==> run a <==
==> flow/design.v (excerpt) <==
module median
#(
    parameter MEM_DATA_WIDTH = 32,
    parameter LUT_ADDR_WIDTH = 10,  
    parameter MEM_ADDR_WIDTH = 10,  
    parameter PIXEL_DATA_WIDTH = 8,
    parameter IMG_WIDTH  = 320,
    parameter IMG_HEIGHT = 320
)(
    input clk,  
    input rst_n,  
    input [31:0] word0,
    input [31:0] word1,
    input [31:0] word2,
    output [PIXEL_DATA_WIDTH-1:0] pixel1,
    output [PIXEL_DATA_WIDTH-1:0] pixel2,
    output [PIXEL_DATA_WIDTH-1:0] pixel3,
    output [PIXEL_DATA_WIDTH-1:0] pixel4,
    output [LUT_ADDR_WIDTH-1:0] raddr_a,
    output [LUT_ADDR_WIDTH-1:0] raddr_b,
    output [LUT_ADDR_WIDTH-1:0] raddr_c,
    output [MEM_ADDR_WIDTH-1:0] waddr
);
    wire [PIXEL_DATA_WIDTH-1:0] x2_y1;
    wire [PIXEL_DATA_WIDTH-1:0] x2_y0;
    wire [PIXEL_DATA_WIDTH-1:0] x2_ym1;
    wire [PIXEL_DATA_WIDTH-1:0] x1_y1;
    wire [PIXEL_DATA_WIDTH-1:0] x1_y0;
    wire [PIXEL_DATA_WIDTH-1:0] x1_ym1;
    wire [PIXEL_DATA_WIDTH-1:0] x0_y1;
    wire [PIXEL_DATA_WIDTH-1:0] x0_y0;
    wire [PIXEL_DATA_WIDTH-1:0] x0_ym1;
    wire [PIXEL_DATA_WIDTH-1:0] xm1_y1;
    wire [PIXEL_DATA_WIDTH-1:0] xm1_y0;
    wire [PIXEL_DATA_WIDTH-1:0] xm1_ym1;
    assign x2_y1   = word0[PIXEL_DATA_WIDTH-1:0];
    assign x2_y0   = word1[PIXEL_DATA_WIDTH-1:0];
    assign x2_ym1  = word2[PIXEL_DATA_WIDTH-1:0];
  ...
==> flow/config.mk <==
export PLATFORM = sky130hd
export DESIGN_NAME = median
export DESIGN_NICKNAME = median
export VERILOG_FILES = /design/flow/design.v
export SDC_FILE = /design/flow/constraint.sdc
export NUM_CORES = 4
export LEC_CHECK = 0
export ABC_AREA = 1
export CAP_MARGIN = 40
export CELL_PAD_IN_SITES_DETAIL_PLACEMENT = 1
export CELL_PAD_IN_SITES_GLOBAL_PLACEMENT = 3
export CORE_ASPECT_RATIO = 1.07
export CORE_MARGIN = 2
export CORE_UTILIZATION = 40
export CTS_CLUSTER_DIAMETER = 176
export CTS_CLUSTER_SIZE = 48
export GPL_ROUTABILITY_DRIVEN = 1
export GPL_TIMING_DRIVEN = 0
export HOLD_SLACK_MARGIN = 0.23
export SETUP_SLACK_MARGIN = 5.0
export SLEW_MARGIN = 20
export TNS_END_PERCENT = 80
==> flow/constraint.sdc <==
create_clock -name core_clock -period 16.8 [get_ports {clk}]
set_input_delay 3.3600 -clock core_clock [delete_from_list [all_inputs] [get_ports {clk}]]
set_output_delay 3.3600 -clock core_clock [all_outputs]
set_load 0.01 [all_outputs]
run.sh (not shown) runs the stock make flow with config.mk's settings and CLKGATE_MAP_FILE=.
==> run b (differences from run a) <==
==> flow/config.mk (replaced) <==
export PLATFORM = sky130hd
export DESIGN_NAME = median
export DESIGN_NICKNAME = median
export VERILOG_FILES = /design/flow/design.v
export SDC_FILE = /design/flow/constraint.sdc
export NUM_CORES = 4
export LEC_CHECK = 0
export ABC_AREA = 1
export CAP_MARGIN = 20
export CORE_MARGIN = 2
export CORE_UTILIZATION = 68
export CTS_CLUSTER_DIAMETER = 227
export MAX_ROUTING_LAYER = met4
export SLEW_MARGIN = 20
==> flow/constraint.sdc (replaced) <==
create_clock -name core_clock -period 17.9 [get_ports {clk}]
set_input_delay 3.5800 -clock core_clock [delete_from_list [all_inputs] [get_ports {clk}]]
set_output_delay 3.5800 -clock core_clock [all_outputs]
set_load 0.01 [all_outputs]
==> run c (differences from run a) <==
==> flow/config.mk (replaced) <==
export PLATFORM = sky130hd
export DESIGN_NAME = median
export DESIGN_NICKNAME = median
export VERILOG_FILES = /design/flow/design.v
export SDC_FILE = /design/flow/constraint.sdc
export NUM_CORES = 4
export LEC_CHECK = 0
export CAP_MARGIN = 20
export CORE_MARGIN = 2
export CORE_UTILIZATION = 40
export SLEW_MARGIN = 20
==> flow/constraint.sdc (replaced) <==
create_clock -name core_clock -period 29.3 [get_ports {clk}]
set_input_delay 5.8600 -clock core_clock [delete_from_list [all_inputs] [get_ports {clk}]]
set_output_delay 5.8600 -clock core_clock [all_outputs]
set_load 0.01 [all_outputs]
==> notes <==
Run b stopped in 5_1_grt. Run c finished clean. Run a stopped in 3_1_place_gp_skip_io with GPL-0301. Synthesized cell count is the same in run b and run a. Die area, highest first: run c, run a, run b. In run c the synthesized area is larger than in run b, by 4.8%.
==> figures <==
metric                                                                                                                  run a       run c                      run b
Synthesized net count                                                                                                    4084        3620                       4084
Area leader share                                                                                                       24.1%       23.0%                      24.1%
Result of the run                                                                                   aborted with a tool error  no timing/DRC/antenna violations  aborted with a tool error
Failing step                                                                                             3_1_place_gp_skip_io           -                    5_1_grt
Number of primary I/O pins                                                                                                  -         170                        170
Placement Rows                                                                                                             89          88                         66
Post-place setup slack                                                                                                      -     -455 ps                   -1780 ps
Arithmetic-cell share of the synthesized area counting full adders, half adders and majority gates                      24.4%       23.4%                      24.4%
Cts-stage hold buffer count                                                                                                 -           0                          0
Placed wire-length estimate after detailed placement                                                                        -    69600 um                   60900 um
Area of the die                                                                                                     57600 um2   60300 um2                  34200 um2
Bufs on Longest Clock Path                                                                                                  -           2                          2
Die extent in x                                                                                                        232 um      246 um                     185 um
Maximum level of the CTS H-tree                                                                                             -           4                          4
Yosys stat chip area                                                                                                22300 um2   23400 um2                  22300 um2
Fraction of the yosys area taken by sequential cells                                                                    14.0%       13.4%                      14.0%
Cell resize tally after clock tree synthesis                                                                                -           5                        255
Total instance count after detailed placement                                                                               -        3989                       4318
Gate count after technology mapping                                                                                      3554        3090                       3554
Number of buffers added on ports                                                                                            -         169                        169
Die height                                                                                                             248 um      246 um                     185 um

==> exp/xenon <==
Starting RTL as in the previous note.
Settings: LEC_CHECK=0, ABC_AREA=1, CAP_MARGIN=35, CELL_PAD_IN_SITES_DETAIL_PLACEMENT=1, CELL_PAD_IN_SITES_GLOBAL_PLACEMENT=3, CORE_ASPECT_RATIO=0.59, CORE_MARGIN=2, CORE_UTILIZATION=40, CTS_CLUSTER_DIAMETER=274, GPL_ROUTABILITY_DRIVEN=1, GPL_TIMING_DRIVEN=0, HOLD_SLACK_MARGIN=0.23, SETUP_SLACK_MARGIN=5.0, SLEW_MARGIN=20, TNS_END_PERCENT=80; clock period 30.0 ns.
==> exp/delta (differences from exp/xenon) <==
- CAP_MARGIN: 35 -> 20
- CELL_PAD_IN_SITES_DETAIL_PLACEMENT: 1 -> default
- CELL_PAD_IN_SITES_GLOBAL_PLACEMENT: 3 -> default
- CORE_ASPECT_RATIO: 0.59 -> default
- CORE_UTILIZATION: 40 -> 41
- CTS_CLUSTER_DIAMETER: 274 -> 251
- CTS_CLUSTER_SIZE: default -> 14
- GPL_ROUTABILITY_DRIVEN: 1 -> 0
- GPL_TIMING_DRIVEN: 0 -> default
- HOLD_SLACK_MARGIN: 0.23 -> default
- PLACE_DENSITY_LB_ADDON: default -> 0.1
- SETUP_SLACK_MARGIN: 5.0 -> -1.39
- TNS_END_PERCENT: 80 -> default
==> results <==
- Die area: exp/xenon is larger than exp/delta (2.6%).
- exp/xenon died in global placement. exp/delta went through all stages and came out clean.
- In synthesized cell count, exp/delta and exp/xenon do not differ.
- In synthesized area, exp/xenon and exp/delta do not differ.
==> figures <==
	exp/delta	exp/xenon
Synthesized instance count	3554	3554
Cell Rows	85	66
Chip footprint	56240 sq um	57690 sq um
Effective utilization at floorplan	0.4142	0.4047
Share of flip-flops with an asynchronous set or reset after synthesis	1.000	1.000
Most used flip-flop cell after synthesis	sky130_fd_sc_hd__dfrtp_1	sky130_fd_sc_hd__dfrtp_1
Mean Syn Cell Area	6.271 sq um	6.271 sq um
Die span in y	237.2 um	185.3 um
Placeable Area	53810 sq um	55080 sq um
Post-Synthesis Net Count	4084	4084
Result of the run	no timing/DRC/antenna violations	aborted with a tool error
Last stage reached	-	global placement
Width of the die	237.2 um	311.3 um
Count of state elements after synthesis	125	125
Xor/xnor cell area share of the yosys netlist	0.01690	0.01690
Share of synthesized area spent on multiplexers	0	0

==> inputs of job 5611 <==
Starting RTL as in the previous note.
make LEC_CHECK=0 ABC_AREA=1 CAP_MARGIN=25 CELL_PAD_IN_SITES_GLOBAL_PLACEMENT=3 CORE_ASPECT_RATIO=1.76 CORE_MARGIN=7 CORE_UTILIZATION=20 CTS_CLUSTER_DIAMETER=89 CTS_CLUSTER_SIZE=34 GPL_ROUTABILITY_DRIVEN=1 GPL_TIMING_DRIVEN=0 MAX_ROUTING_LAYER=met4 MIN_ROUTING_LAYER=met2 PLACE_DENSITY=0.39 SLEW_MARGIN=15 finish   # period 46.9 ns
==> job 4944 (differences from job 5611) <==
==> flow/config.mk (replaced) <==
export PLATFORM = sky130hd
export DESIGN_NAME = median
export DESIGN_NICKNAME = median
export VERILOG_FILES = /design/flow/design.v
export SDC_FILE = /design/flow/constraint.sdc
export NUM_CORES = 4
export LEC_CHECK = 0
export ABC_AREA = 1
export CAP_MARGIN = 20
export CORE_MARGIN = 2
export CORE_UTILIZATION = 69
export CTS_CLUSTER_DIAMETER = 347
export CTS_CLUSTER_SIZE = 95
export SLEW_MARGIN = 20
export TNS_END_PERCENT = 10
==> flow/constraint.sdc (replaced) <==
create_clock -name core_clock -period 19.6 [get_ports {clk}]
set_input_delay 3.9200 -clock core_clock [delete_from_list [all_inputs] [get_ports {clk}]]
set_output_delay 3.9200 -clock core_clock [all_outputs]
set_load 0.01 [all_outputs]
==> job 6510 (differences from job 5611) <==
==> flow/config.mk (replaced) <==
export PLATFORM = sky130hd
export DESIGN_NAME = median
export DESIGN_NICKNAME = median
export VERILOG_FILES = /design/flow/design.v
export SDC_FILE = /design/flow/constraint.sdc
export NUM_CORES = 4
export LEC_CHECK = 0
export ABC_AREA = 1
export CAP_MARGIN = 20
export CORE_MARGIN = 2
export CORE_UTILIZATION = 72
export CTS_CLUSTER_DIAMETER = 66
export CTS_CLUSTER_SIZE = 10
export SLEW_MARGIN = 35
==> flow/constraint.sdc (replaced) <==
create_clock -name core_clock -period 12.4 [get_ports {clk}]
set_input_delay 2.4800 -clock core_clock [delete_from_list [all_inputs] [get_ports {clk}]]
set_output_delay 2.4800 -clock core_clock [all_outputs]
set_load 0.01 [all_outputs]
==> results <==
item	job 4944	job 5611	job 6510
Status	failed layout checks	no timing/DRC/antenna violations	stopped before the end
Stage where the flow stopped	-	-	detailed placement
Reasons for failing layout checks	negative setup slack	-	-
Worst-path cell with the longest stage delay	ha_1	o31ai_1	-
Filler Cells Inserted	1855	12610	-
Total negative setup slack	-2.324 ns	0 ns	-
Sequential standard cell area	3128 um2	3128 um2	-
Destination of the worst register-to-register timing path	dff_out_pipe.q0[7]	dff_out_pipe.q0[6]	-
Hold Path Class	flip-flop to flip-flop	flip-flop to flip-flop	-
Normalized max-slew margin	19.91%	29.30%	-
Clock tree from TritonCTS	built	built	-
Data required time at the worst endpoint	15.68 ns	37.52 ns	-
Routed met2 length	35820 um	71390 um	-
Total number of placement rows	65	162	64
Maximum number of pins on one net before global-route repair	73	83	-
Final count of hold timing violations	0	0	-
Final-layout clock-cell area share	2.291%	2.183%	-
Total via count after detailed routing	27290	34640	-
